==> flow/design.v (excerpt) <==
module dot_product (
	input ap_clk,
	input ap_rst,
	output [16-1:0]  	memory_Addr_A,
	output 						memory_EN_A,
	output 						memory_WEN_A,
	output [32-1:0]	memory_Din_A,
	input  [32-1:0] 	memory_Dout_A,
	output [16-1:0]  	memory_Addr_B,
	output 						memory_EN_B,
	output 						memory_WEN_B,
	output [32-1:0]	memory_Din_B,
	input  [32-1:0] 	memory_Dout_B,
	input 						fifo_in_empty_n,
	input  [(3+2+16)-1:0]	fifo_in_dout,
	output 						fifo_in_read,
	input 						fifo_out_full_n,
	output 						fifo_out_write,
	output [(3+2+16)-1:0]	fifo_out_din
);
Size in the first run: ~2,400 cells after synthesis, ~120 flip-flops, about 210 I/O pins.
clock: 4.4 ns
lec_check: 0
cap_margin: 20
core_aspect_ratio: 1.03
core_margin: 2
core_utilization: 72
cts_cluster_size: 86
hold_slack_margin: 0.3
max_routing_layer: met4
place_density_lb_addon: 0.21
setup_slack_margin: -0.44
slew_margin: 20
run.sh (not shown) runs the stock make flow with config.mk's settings and CLKGATE_MAP_FILE=.
The starting point stopped in global routing.
Then changed:
==> flow/config.mk (replaced) <==
export PLATFORM = sky130hd
export DESIGN_NAME = dot_product
export DESIGN_NICKNAME = dot_product
export VERILOG_FILES = /design/flow/design.v
export SDC_FILE = /design/flow/constraint.sdc
export NUM_CORES = 4
export LEC_CHECK = 0
export CAP_MARGIN = 20
export CORE_MARGIN = 2
export CORE_UTILIZATION = 40
export SLEW_MARGIN = 20
==> flow/constraint.sdc (replaced) <==
create_clock -name core_clock -period 7.92 [get_ports {ap_clk}]
set_input_delay 1.5840 -clock core_clock [delete_from_list [all_inputs] [get_ports {ap_clk}]]
set_output_delay 1.5840 -clock core_clock [all_outputs]
set_load 0.01 [all_outputs]
This time the run completed without violations. Synthesized cell count does not change. Die size rises by well over a third. Area after synthesis is unchanged.
Then changed:
--- a/flow/config.mk
+++ b/flow/config.mk
@@ -6,6 +6,9 @@
 export NUM_CORES = 4
 export LEC_CHECK = 0
+export ABC_AREA = 1
 export CAP_MARGIN = 20
 export CORE_MARGIN = 2
-export CORE_UTILIZATION = 40
+export CORE_UTILIZATION = 68
+export CTS_CLUSTER_DIAMETER = 388
+export CTS_CLUSTER_SIZE = 95
 export SLEW_MARGIN = 20
==> flow/constraint.sdc (replaced) <==
create_clock -name core_clock -period 6.0 [get_ports {ap_clk}]
set_input_delay 1.2000 -clock core_clock [delete_from_list [all_inputs] [get_ports {ap_clk}]]
set_output_delay 1.2000 -clock core_clock [all_outputs]
set_load 0.01 [all_outputs]
Effect: The changed run finished with setup timing left; sequential cell count is unchanged; synthesized area is higher by a few percent; wire length went up by about a fifth; setup slack degrades by 1.6 ns.
Then changed:
--- a/flow/config.mk
+++ b/flow/config.mk
@@ -8,7 +8,6 @@
 export ABC_AREA = 1
 export CAP_MARGIN = 20
-export CORE_MARGIN = 2
-export CORE_UTILIZATION = 68
-export CTS_CLUSTER_DIAMETER = 388
-export CTS_CLUSTER_SIZE = 95
+export CORE_MARGIN = 9
+export CORE_UTILIZATION = 52
+export GPL_ROUTABILITY_DRIVEN = 0
 export SLEW_MARGIN = 20
==> flow/constraint.sdc (replaced) <==
create_clock -name core_clock -period 8.0 [get_ports {ap_clk}]
set_input_delay 1.6000 -clock core_clock [delete_from_list [all_inputs] [get_ports {ap_clk}]]
set_output_delay 1.6000 -clock core_clock [all_outputs]
set_load 0.01 [all_outputs]
Effect:
- Now the flow passed the timing, design-rule and antenna checks
- routed wire length decreases by 15%
- die size grows by about 50%
- core utilization went down by 25 points
- setup slack improves by 1.6 ns
- non-clock buffer count fell by 114
- cell area is lower by 6.3%

========
The RTL this note starts from:
==> flow/design.v <==
module datapath #(parameter P_WIDTH=32)(
	input [P_WIDTH-1:0] input_a,
	input [P_WIDTH-1:0] input_b,
	input clk,
	input rst,
	output [P_WIDTH-1:0] out
	);
wire [P_WIDTH-1:0] mult_result;
wire [P_WIDTH-1:0] adder_out;
reg [P_WIDTH-1:0] adder_out_reg;
assign mult_result = input_a * input_b;
assign adder_out  = adder_out_reg + mult_result;
assign out = adder_out_reg;
always @(posedge clk)
 if (rst ==1) 
	adder_out_reg <= adder_out;
 else
	adder_out_reg <= 0;
endmodule
module controller #(parameter P_ADDR_WIDTH=8, parameter P_COUNT=100)(
	input clk,
	input rst,
	output reg out_rst,
	output reg ce_0,
	output reg ce_1,
	output reg we_0,
	output reg we_1,
	input  [P_ADDR_WIDTH-1:0] cjob_offset,
	output [P_ADDR_WIDTH-1:0] address_0,
	output [P_ADDR_WIDTH-1:0] address_1,
	input fin_buf_empty,
	output reg fin_rd_en,
	input fout_buf_full,
	output reg fout_wr_en,
	output reg cjob_load_en,
	output reg cjob_out_en
);
parameter IDLE= 7'b0000001,JOB_LOAD= 7'b0000010,  PREP=7'b0000100, PROCESSING = 7'b0001000, WRITE_BACK=7'b0010000, WAIT_Q=7'b0100000, WRITE_Q=7'b1000000;
reg [6:0] curr_state;
reg [6:0] next_state;
reg [P_ADDR_WIDTH-1:0] counter;
reg [P_ADDR_WIDTH-1:0] offset;
always @(curr_state,fin_buf_empty,counter,fout_buf_full)
begin
	next_state=5'b00000;
	case (curr_state)	
		IDLE:
			if(!fin_buf_empty)
				next_state=IDLE;
			else
				next_state=JOB_LOAD;
		JOB_LOAD:
			next_state=PREP;
		PREP:
			next_state=PROCESSING;
		PROCESSING:
			if(counter<P_COUNT-1+offset)			
				next_state = PROCESSING;
			else
				next_state = WRITE_BACK;
		WRITE_BACK:
			next_state=WAIT_Q;
		WAIT_Q:
			if(!fout_buf_full)
				next_state=WAIT_Q;
			else
				next_state=WRITE_Q;
		WRITE_Q:
			next_state=IDLE;
		default:
			next_state=IDLE;
	endcase
end
always @(posedge clk)       
begin
	if(rst==1)
		curr_state <= IDLE;
	else
		curr_state <= next_state;
end
always @(posedge clk)       
begin
	case(curr_state)
		IDLE:	begin
			out_rst<=0;
			ce_0<=0;
			ce_1<=0;
			we_0<=0;
			we_1<=0;
			counter <= 0;
			fin_rd_en<=0;
			fout_wr_en<=0;
			cjob_load_en<=0;
			cjob_out_en<=0;
			offset<=0;
			end
		JOB_LOAD:
			begin
			fin_rd_en<=1;
			cjob_load_en<=1;
			end
		PREP:
			begin
			fin_rd_en<=0;
			ce_0<=1;
			ce_1<=1;
			we_0<=0;
			we_1<=0;
			cjob_load_en<=0;
			counter<=cjob_offset;
			offset<=cjob_offset;
			end
		PROCESSING:
			begin
			cjob_load_en<=0;
			out_rst<=1;
			counter<= counter+1;
			end
		WRITE_BACK:
			begin
			ce_1<=0;
			we_0<=1;
			counter<=counter+P_COUNT;
			end
		WAIT_Q:
			begin
			ce_0<=0;
			counter<=0;
			cjob_out_en<=1;
			end
		WRITE_Q:
			begin
			fout_wr_en<=1;
			cjob_out_en<=1;
			end
		default:
			begin
			end
	endcase
end
assign address_0 = counter<<2;
assign address_1 = (counter+P_COUNT)<<2;
endmodule
module cjob_register #(parameter P_ADDR_WIDTH=16)
(
	input clk,
	input rst,
	input load,
	input out_en,
	input [(3+2+16)-1:0] data_in,
	output reg [(3+2+16)-1:0] data_out
);
reg [(3+2+16)-1:0] current_job;
always @(posedge clk) begin
	if(rst) begin
		data_out = 0;
		current_job = 0;
	end
	else begin
		if (load) current_job = data_in;
		if(out_en) data_out = current_job;
    end
end
endmodule
module dot_product (
	input ap_clk,
	input ap_rst,
	output [16-1:0]  	memory_Addr_A,
	output 						memory_EN_A,
	output 						memory_WEN_A,
	output [32-1:0]	memory_Din_A,
	input  [32-1:0] 	memory_Dout_A,
	output [16-1:0]  	memory_Addr_B,
	output 						memory_EN_B,
	output 						memory_WEN_B,
	output [32-1:0]	memory_Din_B,
	input  [32-1:0] 	memory_Dout_B,
	input 						fifo_in_empty_n,
	input  [(3+2+16)-1:0]	fifo_in_dout,
	output 						fifo_in_read,
	input 						fifo_out_full_n,
	output 						fifo_out_write,
	output [(3+2+16)-1:0]	fifo_out_din
);
	wire 						internal_rst;
	wire 						cjob_load_en;
	wire 						cjob_out_en;
	wire [16-1:0] 		job_offset;
datapath #(32) dp(
	.input_a(memory_Dout_A), 
	.input_b(memory_Dout_B), 
	.clk(ap_clk), 
	.rst(internal_rst), 
	.out(memory_Din_A)
);
controller #(16, 100) ctrl(
	.clk(ap_clk),
	.rst(ap_rst),
	.out_rst(internal_rst),
	.ce_0(memory_EN_A),
	.ce_1(memory_EN_B),
	.we_0(memory_WEN_A),
	.we_1(memory_WEN_B),
	.cjob_offset(job_offset),
	.address_0(memory_Addr_A),
	.address_1(memory_Addr_B),
	.fin_buf_empty(fifo_in_empty_n),
	.fin_rd_en(fifo_in_read),
	.fout_buf_full(fifo_out_full_n),
	.fout_wr_en(fifo_out_write),
	.cjob_load_en(cjob_load_en),
	.cjob_out_en(cjob_out_en)
);
cjob_register cjob_reg(
	.clk(ap_clk),
	.rst(ap_rst),
	.load(cjob_load_en),
	.out_en(cjob_out_en),
	.data_in(fifo_in_dout),
	.data_out(fifo_out_din)
);
assign job_offset = fifo_in_dout[16-1:0];
assign memory_Din_B = 0;
endmodule
export LEC_CHECK = 0
export CAP_MARGIN = 20
export CORE_ASPECT_RATIO = 0.5
export CORE_MARGIN = 2
export CORE_UTILIZATION = 48
export CTS_CLUSTER_DIAMETER = 232
export CTS_CLUSTER_SIZE = 98
export PLACE_DENSITY = 0.41
export SETUP_SLACK_MARGIN = -0.94
export SLEW_MARGIN = 20
create_clock -name core_clock -period 9.51 [get_ports {ap_clk}]
The first run went through all stages and came out clean.
==> next run, changes <==
- ABC_AREA: not set -> 1
- CORE_ASPECT_RATIO: 0.5 -> 0.72
- CORE_UTILIZATION: 48 -> 57
- CTS_CLUSTER_DIAMETER: 232 -> 56
- CTS_CLUSTER_SIZE: 98 -> 100
- GPL_ROUTABILITY_DRIVEN: not set -> 0
- GPL_TIMING_DRIVEN: not set -> 0
- MIN_ROUTING_LAYER: not set -> met2
- PLACE_DENSITY: 0.41 -> not set
- PLACE_DENSITY_LB_ADDON: not set -> 0.21
- SETUP_SLACK_MARGIN: -0.94 -> not set
- SLEW_MARGIN: 20 -> 5
- TNS_END_PERCENT: not set -> 65
- The new run aborted during global routing
- die size decreases by 11%
- area after synthesis came out higher by 5.8%
- synthesized cell count increases by 28%
==> next run, changes <==
- ABC_AREA: 1 -> not set
- CORE_ASPECT_RATIO: 0.72 -> 0.5
- CORE_UTILIZATION: 57 -> 62
- CTS_CLUSTER_DIAMETER: 56 -> 232
- CTS_CLUSTER_SIZE: 100 -> 98
- GPL_ROUTABILITY_DRIVEN: 0 -> not set
- GPL_TIMING_DRIVEN: 0 -> not set
- MIN_ROUTING_LAYER: met2 -> not set
- PLACE_DENSITY: not set -> 0.41
- PLACE_DENSITY_LB_ADDON: 0.21 -> not set
- SLEW_MARGIN: 5 -> 20
- TNS_END_PERCENT: 65 -> not set
Now the flow finished clean; synthesized cell count decreases by about a fifth; area after synthesis goes down by a few percent; die area goes down by roughly a tenth.
